## lagoon
Design riscv, start of the top module:
module riscv #(
    parameter logic[31:0] BootVector = 32'h0000_0000
)(
    input logic clk,
    input logic reset,
    output logic halted,
    input logic unhalt,
    output logic[31:0] i_addr,
    input logic[31:0] i_data,
    output logic[31:0] d_addr,
    output logic[31:0] d_wdata,
    output logic[3:0] d_wstrb,
    input logic[31:0] d_rdata
);
For scale: about 1,500 flip-flops, roughly 78,000 um^2 of cells after synthesis.
clock: 13.8 ns
lec_check: 0
cap_margin: 15
core_margin: 2
core_utilization: 34
min_routing_layer: met1
place_density: 0.5
slew_margin: 20
tns_end_percent: 85
run.sh (not shown) runs the stock make flow with config.mk's settings and CLKGATE_MAP_FILE=.
No stage failed in lagoon, and the final checks on the layout all came back clean.
Changes in fjord relative to lagoon:
- PLACE_DENSITY no longer set, was 0.5
- TNS_END_PERCENT no longer set, was 85
- CORE_UTILIZATION now 56, was 34
- CAP_MARGIN now 20, was 15
- MIN_ROUTING_LAYER no longer set, was met1
- the clock period (ns, I/O delays scaled along) now 5.44, was 13.8
### Flow results
- Layout checks on fjord: not met. Flow itself completed; violations: negative setup slack.
- [compare] base=lagoon new=fjord: final total power increased by 0.026 W relative to the old numbers, final-layout setup total negative slack has decreased, post-synthesis to final-layout area growth shows an increase of 8.6 points, clock edge transition at the registers on the reported setup and hold paths barely changed.
### fjord -> sierra
- CORE_UTILIZATION now 59, was 56
- ABC_AREA now 1, previously not set
- CORE_ASPECT_RATIO now 1.33, previously not set
- the clock period (ns, I/O delays scaled along) now 4.56, was 5.44
Notes after the runs:
sierra: global-route usage 3.5 points above fjord
Side by side, count of clock-buffer cells in the layout turned out lower in sierra than in fjord.
Completing all stages was not enough for sierra: its layout failed the final checks because of negative setup slack.
In the flow results for sierra and fjord, the fraction of standard cell area in multi-input logic is larger on fjord.
> inputs changed (sierra -> indigo)
- CORE_ASPECT_RATIO no longer set, was 1.33
- ABC_AREA no longer set, was 1
- CORE_UTILIZATION now 40, was 59
- the clock period (ns, I/O delays scaled along) now 10.0, was 4.56
[summary]
Share of synthesized area spent on multiplexers ends up lower on sierra.
From sierra to indigo, number of flops mapped to enable cells by yosys did not move at all.
Looking at utilization, indigo sits 26 points below sierra.
Against sierra, indigo comes in 6.6 points higher on share of power burned in the clock network.
indigo vs sierra, simple-gate share of the synthesized area went down by 8.3 points.
Comparing indigo and sierra, the lower synthesized cell area is on indigo.
indigo | stages: all done | timing, DRC, antenna: all pass
indigo against sierra; final layout net count is down by more than a quarter.

========
riscv again, from the RTL that the note above started with.
// riscv
module riscv #(
    parameter logic[31:0] BootVector = 32'h0000_0000
)(
    input logic clk,
    input logic reset,
    output logic halted,
    input logic unhalt,
    output logic[31:0] i_addr,
    input logic[31:0] i_data,
    output logic[31:0] d_addr,
    output logic[31:0] d_wdata,
    output logic[3:0] d_wstrb,
    input logic[31:0] d_rdata
);
make LEC_CHECK=0 CAP_MARGIN=20 CORE_MARGIN=2 CORE_UTILIZATION=68 CTS_CLUSTER_SIZE=37 SETUP_SLACK_MARGIN=-0.33 SLEW_MARGIN=20 finish   # period 5.29 ns
The starting point ended with an error in 5_1_grt on GRT-0116.
Then changed:
Settings changed: CORE_UTILIZATION 68 to 58, CTS_CLUSTER_SIZE 37 to unset, SETUP_SLACK_MARGIN -0.33 to 1.51.
Clock period 5.29 ns to 5.44 ns, I/O delays scaled along.
What happened:
- The changed run finished but fails on setup timing
- die area went up by about 17%
- area after synthesis does not change
- synthesized cell count is unchanged
Then changed:
Settings changed: CORE_UTILIZATION 58 to 68, CTS_CLUSTER_SIZE set to 36, SETUP_SLACK_MARGIN 1.51 to 1.54.
Clock period 5.44 ns to 5.29 ns, I/O delays scaled along.
The changed run never finished: it broke off in 5_1_grt (GRT-0116).
Synthesized cell count stays the same.
Die area shrinks by 15%.
Area after synthesis does not change.

========
Starting RTL as in the previous note.
Settings: LEC_CHECK=0, ABC_AREA=0, CAP_MARGIN=35, CELL_PAD_IN_SITES_DETAIL_PLACEMENT=2, CORE_ASPECT_RATIO=0.59, CORE_MARGIN=2, CORE_UTILIZATION=40, CTS_CLUSTER_DIAMETER=255, GPL_TIMING_DRIVEN=1, HOLD_SLACK_MARGIN=-0.02, MAX_ROUTING_LAYER=met4, MIN_ROUTING_LAYER=met1, PLACE_DENSITY_LB_ADDON=0.05, SETUP_SLACK_MARGIN=2.31, SLEW_MARGIN=10; clock period 13.5 ns.
Next try:
ABC_AREA = default   (was 0)
CAP_MARGIN = 20   (was 35)
CELL_PAD_IN_SITES_DETAIL_PLACEMENT = default   (was 2)
CORE_ASPECT_RATIO = default   (was 0.59)
CORE_UTILIZATION = 59   (was 40)
CTS_CLUSTER_DIAMETER = default   (was 255)
GPL_TIMING_DRIVEN = default   (was 1)
HOLD_SLACK_MARGIN = default   (was -0.02)
MAX_ROUTING_LAYER = default   (was met4)
MIN_ROUTING_LAYER = default   (was met1)
PLACE_DENSITY_LB_ADDON = default   (was 0.05)
SETUP_SLACK_MARGIN = default   (was 2.31)
SLEW_MARGIN = 20   (was 10)
clock period = 5.29 ns   (was 13.5 ns; I/O delays follow)
Result:
- The new run reached the layout checks and failed them: setup timing
- worst hold slack is worse by 0.011 ns
- non-clock buffer count increases by 740
- critical path depth increases by 5
- die area fell by 32%
- routed wire length drops by 12%
- worst setup slack is worse by 5.1 ns
- clock power increases by 140%
- global-route usage goes up by 9.8 points
- area after synthesis stays the same
- cell area goes up by 6.6%
Next try:
CTS_CLUSTER_DIAMETER = 27   (was default)
SETUP_SLACK_MARGIN = 1.25   (was default)
TNS_END_PERCENT = 5   (was default)
Now the flow finished but fails on capacitance limit, slew limit, setup timing.
Routed wire length climbs by 19%.
Synthesized cell count stays the same.
Global-route usage climbs by 7.8 points.
Power climbs by 30%.
First-iteration DRC count climbs by 42%.
Clock-buffer cell count climbs by 212.
Setup slack degrades by 0.65 ns.
Final cell count climbs by 4.1%.
Next try:
CAP_MARGIN = 5   (was 20)
CORE_UTILIZATION = 70   (was 59)
CTS_CLUSTER_DIAMETER = default   (was 27)
CTS_CLUSTER_SIZE = 37   (was default)
SETUP_SLACK_MARGIN = default   (was 1.25)
TNS_END_PERCENT = default   (was 5)
Result:
- This time the run failed in 5_1_grt
- die size decreases by 16%
- synthesized area is unchanged
- synthesized cell count does not change
Next try:
CAP_MARGIN = 20   (was 5)
CORE_UTILIZATION = 32   (was 70)
CTS_CLUSTER_SIZE = default   (was 37)
clock period = 13.2 ns   (was 5.29 ns; I/O delays follow)
Effect: Now the flow completed without violations. Synthesized cell count is unchanged. Synthesized area does not change. Die area rose by 120%.

========
riscv again, from the RTL that the note above started with.
export LEC_CHECK = 0
export CAP_MARGIN = 25
export CELL_PAD_IN_SITES_DETAIL_PLACEMENT = 0
export CELL_PAD_IN_SITES_GLOBAL_PLACEMENT = 0
export CORE_MARGIN = 2
export CORE_UTILIZATION = 70
export CTS_CLUSTER_DIAMETER = 60
export CTS_CLUSTER_SIZE = 17
export GPL_ROUTABILITY_DRIVEN = 1
export GPL_TIMING_DRIVEN = 1
export MIN_ROUTING_LAYER = met1
export SETUP_SLACK_MARGIN = -0.24
export SLEW_MARGIN = 25
export TNS_END_PERCENT = 80
create_clock -name core_clock -period 5.31 [get_ports {clk}]
The first run ended with an error in global routing (5_1_grt), error GRT-0116.
Next try:
CELL_PAD_IN_SITES_GLOBAL_PLACEMENT = 2   (was 0)
CORE_UTILIZATION = 19   (was 70)
CTS_CLUSTER_SIZE = 82   (was 17)
GPL_ROUTABILITY_DRIVEN = 0   (was 1)
GPL_TIMING_DRIVEN = 0   (was 1)
PLACE_DENSITY_LB_ADDON = 0.26   (was not set)
SETUP_SLACK_MARGIN = 0.6   (was -0.24)
clock period = 7.0 ns   (was 5.31 ns; I/O delays follow)
The new run completed without violations; synthesized area does not change; die area is higher to 3.6 times its value; synthesized cell count does not change.
Next try:
CAP_MARGIN = 20   (was 25)
CELL_PAD_IN_SITES_DETAIL_PLACEMENT = not set   (was 0)
CELL_PAD_IN_SITES_GLOBAL_PLACEMENT = not set   (was 2)
CORE_UTILIZATION = 59   (was 19)
CTS_CLUSTER_DIAMETER = not set   (was 60)
CTS_CLUSTER_SIZE = not set   (was 82)
GPL_ROUTABILITY_DRIVEN = not set   (was 0)
GPL_TIMING_DRIVEN = not set   (was 0)
MIN_ROUTING_LAYER = not set   (was met1)
PLACE_DENSITY_LB_ADDON = not set   (was 0.26)
SETUP_SLACK_MARGIN = not set   (was 0.6)
SLEW_MARGIN = 20   (was 25)
TNS_END_PERCENT = not set   (was 80)
clock period = 4.7 ns   (was 7.0 ns; I/O delays follow)
Outcome: Now the flow completed and failed the layout checks on setup timing; area after synthesis does not change; total power increases by well over a third; worst setup slack gets worse by 1.6 ns; worst hold slack stays flat.

========
Starting RTL as in the previous note.
// riscv
module riscv #(
    parameter logic[31:0] BootVector = 32'h0000_0000
)(
    input logic clk,
    input logic reset,
    output logic halted,
    input logic unhalt,
    output logic[31:0] i_addr,
    input logic[31:0] i_data,
    output logic[31:0] d_addr,
    output logic[31:0] d_wdata,
    output logic[3:0] d_wstrb,
    input logic[31:0] d_rdata
);
clock: 5.31 ns
lec_check: 0
cap_margin: 0
cell_pad_in_sites_detail_placement: 0
cell_pad_in_sites_global_placement: 0
core_margin: 2
core_utilization: 70
cts_cluster_diameter: 60
cts_cluster_size: 17
gpl_routability_driven: 1
gpl_timing_driven: 1
min_routing_layer: met1
setup_slack_margin: 0.6
slew_margin: 25
tns_end_percent: 80
The baseline never finished: it broke off in global routing, error GRT-0116.
Edit:
==> flow/config.mk (replaced) <==
export PLATFORM = sky130hd
export DESIGN_NAME = riscv
export DESIGN_NICKNAME = riscv
export VERILOG_FILES = /design/flow/design.v
export SDC_FILE = /design/flow/constraint.sdc
export NUM_CORES = 4
export LEC_CHECK = 0
export CAP_MARGIN = 20
export CORE_MARGIN = 2
export CORE_UTILIZATION = 44
export SLEW_MARGIN = 20
==> flow/constraint.sdc (replaced) <==
create_clock -name core_clock -period 8.2 [get_ports {clk}]
set_input_delay 1.6400 -clock core_clock [delete_from_list [all_inputs] [get_ports {clk}]]
set_output_delay 1.6400 -clock core_clock [all_outputs]
set_load 0.01 [all_outputs]
Outcome: The changed run produced a clean layout. Area after synthesis does not change. Die area went up by 58%. Synthesized cell count does not change.
Edit:
--- a/flow/config.mk
+++ b/flow/config.mk
@@ -10 +10,2 @@
-export CORE_UTILIZATION = 44
+export CORE_UTILIZATION = 71
+export MAX_ROUTING_LAYER = met4
==> flow/constraint.sdc (replaced) <==
create_clock -name core_clock -period 8.4 [get_ports {clk}]
set_input_delay 1.6800 -clock core_clock [delete_from_list [all_inputs] [get_ports {clk}]]
set_output_delay 1.6800 -clock core_clock [all_outputs]
set_load 0.01 [all_outputs]
After rerunning:
- Now the flow died in global routing on GRT-0116
- die area went down by 38%
- area after synthesis stays the same
- synthesized cell count does not change
Edit:
--- a/flow/config.mk
+++ b/flow/config.mk
@@ -10,2 +10 @@
-export CORE_UTILIZATION = 71
-export MAX_ROUTING_LAYER = met4
+export CORE_UTILIZATION = 40
==> flow/constraint.sdc (replaced) <==
create_clock -name core_clock -period 8.2 [get_ports {clk}]
set_input_delay 1.6400 -clock core_clock [delete_from_list [all_inputs] [get_ports {clk}]]
set_output_delay 1.6400 -clock core_clock [all_outputs]
set_load 0.01 [all_outputs]
With this change the flow ran to the end with no violations.
Die size climbs by about 80%.
Synthesized cell count stays the same.
Synthesized area stays the same.
Power figures rest on the tool's default switching activity, not on a simulated workload.
